## run A
Design CPU_6507, start of the top module:
module CPU_6507(
	output [12:0] addr_bus,
	output reg [7:0] d_out,
	input [7:0] d_in,
	output reg wenb,
	input clk,
	input rstb,
	input rdy
);
Size: about 2300 cells after synthesis, about 14000 um2 of cells after synthesis.
Settings: LEC_CHECK=0, ABC_AREA=1, CAP_MARGIN=35, CORE_MARGIN=2, CORE_UTILIZATION=72, CTS_CLUSTER_DIAMETER=95, HOLD_SLACK_MARGIN=0.08, PLACE_DENSITY=0.84, SETUP_SLACK_MARGIN=-0.25, SLEW_MARGIN=20; clock period 4.22 ns.
run.sh (not shown) runs the stock make flow with config.mk's settings and CLKGATE_MAP_FILE=.
What ended run A was a tool error in global routing; the run never finished.
--- input diff run A..run B ---
Settings: swapping 35 for 20 in CAP_MARGIN; clearing HOLD_SLACK_MARGIN, which used to be 0.08; swapping 72 for 32 in CORE_UTILIZATION; clearing SETUP_SLACK_MARGIN, which used to be -0.25; clearing ABC_AREA, which used to be 1; clearing PLACE_DENSITY, which used to be 0.84; clearing CTS_CLUSTER_DIAMETER, which used to be 95; swapping 4.22 for 8.2 in the clock period (ns, I/O delays scaled along).
[summary]
- Run B: full flow OK, the timing, design-rule and antenna checks passed
- Taking run A as the reference, in run B xor/xnor share of the synthesized area shows an increase of 1.2 points; number of cells in the design after placement shows a reduction of 240; synthesized cell count shows a reduction of about 11%; post-synthesis cell count from yosys shows a reduction of 262.
- Run B against run A: mux share of post-synthesis cell area increased 4.6 points; horizontal extent of the die increased 51%.
## Diff of input files: run C against run B
Settings: TNS_END_PERCENT: unset -> 5; CORE_UTILIZATION: 32 -> 58; ABC_AREA: unset -> 1; SETUP_SLACK_MARGIN: unset -> 1.34; the clock period (ns, I/O delays scaled along): 8.2 -> 4.58.
--- outcome ---
- Delta (run C minus run B): layout overhead on the synthesized area increased 26 points, depth of the most critical reg-to-reg path increased 12, instance tally after logic synthesis increased about 13%, core outline area decreased about 47%, violation tally from detailed-route iteration zero increased 1183.
- STATUS run=run C STAGES=ALL_DONE FINAL_CHECKS=FAILED CAUSE=negative setup slack
- Number of nets in the finished design: run C vs run B up about 30%
Input changes introduced in run D (baseline for comparison: run C):
Settings: a deleted SETUP_SLACK_MARGIN that had been 1.34; a deleted ABC_AREA that had been 1; a deleted TNS_END_PERCENT that had been 5; a change of CORE_UTILIZATION from 58 to 40; a change of the clock period (ns, I/O delays scaled along) from 4.58 to 9.0.
## What came out
Run D ended with every stage complete and zero timing, DRC or antenna violations.
Relative to run C, the clock power measured on run D has decreased by more than half.
Initial antenna violation count in run D vs run C: down 3
Sort run D and run C by instance tally after logic synthesis, ascending, and run D comes first.
Part of the Yosys area used for sequential elements (lower): run D
Looking only at wire length of the first global-routing pass, and setting everything else aside, the lower value of run D and run C goes to run D.
Largest family of logic cells by area: simple AND/OR/NAND/NOR gates -> run C, AND-OR/OR-AND gates -> run D

Starting RTL as in the previous note.
clock: 9.0 ns
lec_check: 0
cap_margin: 20
core_margin: 2
core_utilization: 40
place_density_lb_addon: 0.25
slew_margin: 20
tns_end_percent: 80
The baseline completed with no timing, DRC or antenna violations.
Edit:
ABC_AREA = 1   (was unset)
CORE_UTILIZATION = 59   (was 40)
CTS_CLUSTER_SIZE = 100   (was unset)
PLACE_DENSITY_LB_ADDON = unset   (was 0.25)
TNS_END_PERCENT = unset   (was 80)
clock period = 6.73 ns   (was 9.0 ns; I/O delays follow)
Effect:
- The changed run finished clean
- synthesized cell count grows by 13%
- total power grows by 57%
- setup slack gets worse by 0.56 ns
- final cell count grows by 6.9%
- routed wire length shrinks by 11%
- worst hold slack gets worse by 0.0055 ns
- synthesized area shrinks by 3.1%
Edit:
ABC_AREA = unset   (was 1)
CORE_UTILIZATION = 68   (was 59)
CTS_CLUSTER_SIZE = unset   (was 100)
clock period = 14.3 ns   (was 6.73 ns; I/O delays follow)
The new run produced a clean layout.
Power goes down by 60%.
Global-route usage goes up by 6.8 points.
Core utilization increases by 7.7 points.
Edit:
CORE_UTILIZATION = 40   (was 68)
clock period = 8.2 ns   (was 14.3 ns; I/O delays follow)
What happened: Cell area goes up by a few percent; setup slack loses 4.3 ns; routed wire length goes up by roughly a tenth.
Edit:
CORE_UTILIZATION = 64   (was 40)
SETUP_SLACK_MARGIN = 1.95   (was unset)
clock period = 6.74 ns   (was 8.2 ns; I/O delays follow)
Outcome: The new run passed the timing, design-rule and antenna checks. Total power came out higher by 44%. Non-clock buffer count came out higher by 103. Die area came out lower by 37%. Sequential share of layout area came out lower by 1.4 points.
Edit:
ABC_AREA = 1   (was unset)
CORE_UTILIZATION = 59   (was 64)
SETUP_SLACK_MARGIN = 0.33   (was 1.95)
clock period = 4.55 ns   (was 6.74 ns; I/O delays follow)
What happened: The changed run did not get past 5_1_grt with GRT-0232; die size increases by 5.0%; synthesized cell count increases by 13%; area after synthesis decreases by 3.1%.

job 3826:
Starting RTL as in the previous note.
make LEC_CHECK=0 ABC_AREA=1 CAP_MARGIN=20 CORE_ASPECT_RATIO=0.5 CORE_MARGIN=2 CORE_UTILIZATION=72 CTS_CLUSTER_DIAMETER=396 CTS_CLUSTER_SIZE=99 SETUP_SLACK_MARGIN=0.61 SLEW_MARGIN=20 TNS_END_PERCENT=5 finish   # period 2.6 ns
Job 3826 did not run to completion, as it errored out during detailed placement.
--- input diff job 3826..job 5921 ---
Settings: clearing TNS_END_PERCENT, which used to be 5; clearing CORE_ASPECT_RATIO, which used to be 0.5; swapping 72 for 68 in CORE_UTILIZATION; clearing SETUP_SLACK_MARGIN, which used to be 0.61; clearing CTS_CLUSTER_SIZE, which used to be 99; clearing ABC_AREA, which used to be 1; clearing CTS_CLUSTER_DIAMETER, which used to be 396; swapping 2.6 for 9.02 in the clock period (ns, I/O delays scaled along).
--- outcome ---
- Job 5921 finished every step from synthesis to the final layout, and the layout passed the timing, design-rule and antenna checks.
- Job 5921 vs. job 3826: number of different library cells in the post-synthesis netlist went up, overall die height saw an increase, synthesized-area fraction occupied by ao, oa, aoi and oai cells saw an increase.
Changes in job 8290 relative to job 5921:
Settings: a change of CORE_UTILIZATION from 68 to 72; an added ABC_AREA of 1; an added CTS_CLUSTER_DIAMETER of 95; a change of the clock period (ns, I/O delays scaled along) from 9.02 to 4.45.
### Flow results
Job 8290 did not finish; a tool error ended it in global routing.
Job 8290 — post-cts repair resize count 222 higher, job 5921 as reference
Job 8290 against job 5921: fraction of the core area occupied by cells at floorplan moved up; worst setup slack after placement moved down.
Compared to job 5921, job 8290 was floorplanned on a smaller die.
Routability congestion estimate: job 8290 and job 5921 compared, lower one is job 5921
Of job 8290 and job 5921, job 8290 shows the higher share of synthesized cell area in and, or, nand and nor gates, with job 5921 below it.
From job 5921 to job 8290 the numbers moved as follows: post-synthesis instance area -450 um2; fraction of synthesized area in multiplexers fell 4.6 points; die extent in y shows a reduction of 4.2%; synthesized cell count higher.
Measured against each other, job 8290 and job 5921 differ in instance area after placement, the higher figure coming from job 8290.
For job 6300, these inputs were changed with respect to job 8290:
Settings: putting SETUP_SLACK_MARGIN at -0.31 where nothing was set; putting PLACE_DENSITY at 0.84 where nothing was set; swapping 4.45 for 4.22 in the clock period (ns, I/O delays scaled along).
Notes after the runs:
- Run status, job 6300: aborted in global routing, error GRT-0116
- As far as area enclosed by the die boundary is concerned, job 6300 and job 8290 perform about the same.
- Compared to job 8290, job 6300 has final RePlAce weighted congestion about 4% higher.
- Job 6300 vs job 8290, number of instances resized during post-cts repair went down by 74.
- Per the comparison of job 6300 with job 8290, detailed placer's ending HPWL now sits at about the same level; total cell area reported by yosys after synthesis now sits at about the same level; number of placed instances, taps included now sits higher.
### job 6300 -> job 4771
Settings: SETUP_SLACK_MARGIN: -0.31 -> -0.78; CORE_UTILIZATION: 72 -> 40; CTS_CLUSTER_DIAMETER: 95 -> unset; ABC_AREA: 1 -> unset; PLACE_DENSITY: 0.84 -> unset; the clock period (ns, I/O delays scaled along): 4.22 -> 8.2.
Notes after the runs:
Compared job 4771 vs job 6300, and xor-xnor portion of the synthesized cell area is up in job 4771.
When job 4771 is measured against job 6300, its placed instance area turns out 9.5% lower.
Job 4771 finished every step from synthesis to the final layout, and the layout passed the timing, design-rule and antenna checks.
Job 4771 vs. job 6300: area figure in the yosys stat output went up by 450 um2.
Between job 6300 and job 4771, post-synthesis mux area share increased.
In the tables for job 4771 and job 6300, floorplan core density reads lower with job 4771.
Job 4771 ends up with a HPWL reported at the end of detailed placement that is about 8% higher than in job 6300.
Number of nets at floorplan, job 4771 vs job 6300: down by more than 10%
In the tables for job 4771 and job 6300, cell area after synthesis reads higher with job 4771.
Delta (job 4771 minus job 6300): share of synthesized cell area in full adder, half adder and majority cells moved down; number of post-CTS setup repair buffers decreased 51; worst setup slack after placement moved up.
[inputs] job 6862 vs job 4771
Settings: setting CTS_CLUSTER_DIAMETER to 394 for the first time; changing SETUP_SLACK_MARGIN from -0.78 to -0.89; setting CTS_CLUSTER_SIZE to 99 for the first time; changing the clock period (ns, I/O delays scaled along) from 8.2 to 9.0.
Findings:
Route | job 6862 vs job 4771 | wire shorter in job 6862
The tightest hold margin reported for job 6862 is smaller than that of job 4771 by 0.0030 ns.
Looking only at final-stage net count, and setting everything else aside, the higher value of job 6862 and job 4771 goes to job 4771.
The switching share of power of job 6862 and that of job 4771 are within noise of each other.

Starting RTL as in the previous note.
==> flow/config.mk <==
export PLATFORM = sky130hd
export DESIGN_NAME = CPU_6507
export DESIGN_NICKNAME = CPU_6507
export VERILOG_FILES = /design/flow/design.v
export SDC_FILE = /design/flow/constraint.sdc
export NUM_CORES = 4
export LEC_CHECK = 0
export ABC_AREA = 1
export CAP_MARGIN = 20
export CORE_MARGIN = 2
export CORE_UTILIZATION = 72
export CTS_CLUSTER_DIAMETER = 95
export CTS_CLUSTER_SIZE = 72
export PLACE_DENSITY_LB_ADDON = 0.01
export SETUP_SLACK_MARGIN = 1.27
export SLEW_MARGIN = 20
==> flow/constraint.sdc <==
create_clock -name core_clock -period 4.45 [get_ports {clk}]
set_input_delay 0.8900 -clock core_clock [delete_from_list [all_inputs] [get_ports {clk}]]
set_output_delay 0.8900 -clock core_clock [all_outputs]
set_load 0.01 [all_outputs]
The baseline did not get past global routing.
Rerun with:
Settings changed: ABC_AREA 1 to not set, CORE_UTILIZATION 72 to 16, CTS_CLUSTER_DIAMETER 95 to not set, CTS_CLUSTER_SIZE 72 to not set, PLACE_DENSITY_LB_ADDON 0.01 to not set, SETUP_SLACK_MARGIN 1.27 to not set.
Clock period 4.45 ns to 9.02 ns, I/O delays scaled along.
=> This time the run completed with no timing, DRC or antenna violations. Area after synthesis climbs by a few percent. Synthesized cell count drops by roughly a tenth. Die area climbs to 4.5 times its value.
Rerun with:
Settings changed: CORE_UTILIZATION 16 to 64, CTS_CLUSTER_DIAMETER set to 28, SETUP_SLACK_MARGIN set to 0.8.
Clock period 9.02 ns to 5.45 ns, I/O delays scaled along.
Result:
- The changed run ended with an error in global routing on GRT-0232
- synthesized area is unchanged
- die area decreases by 74%
- synthesized cell count does not change
No activity file was given, so power comes from the tool's default toggle rates.
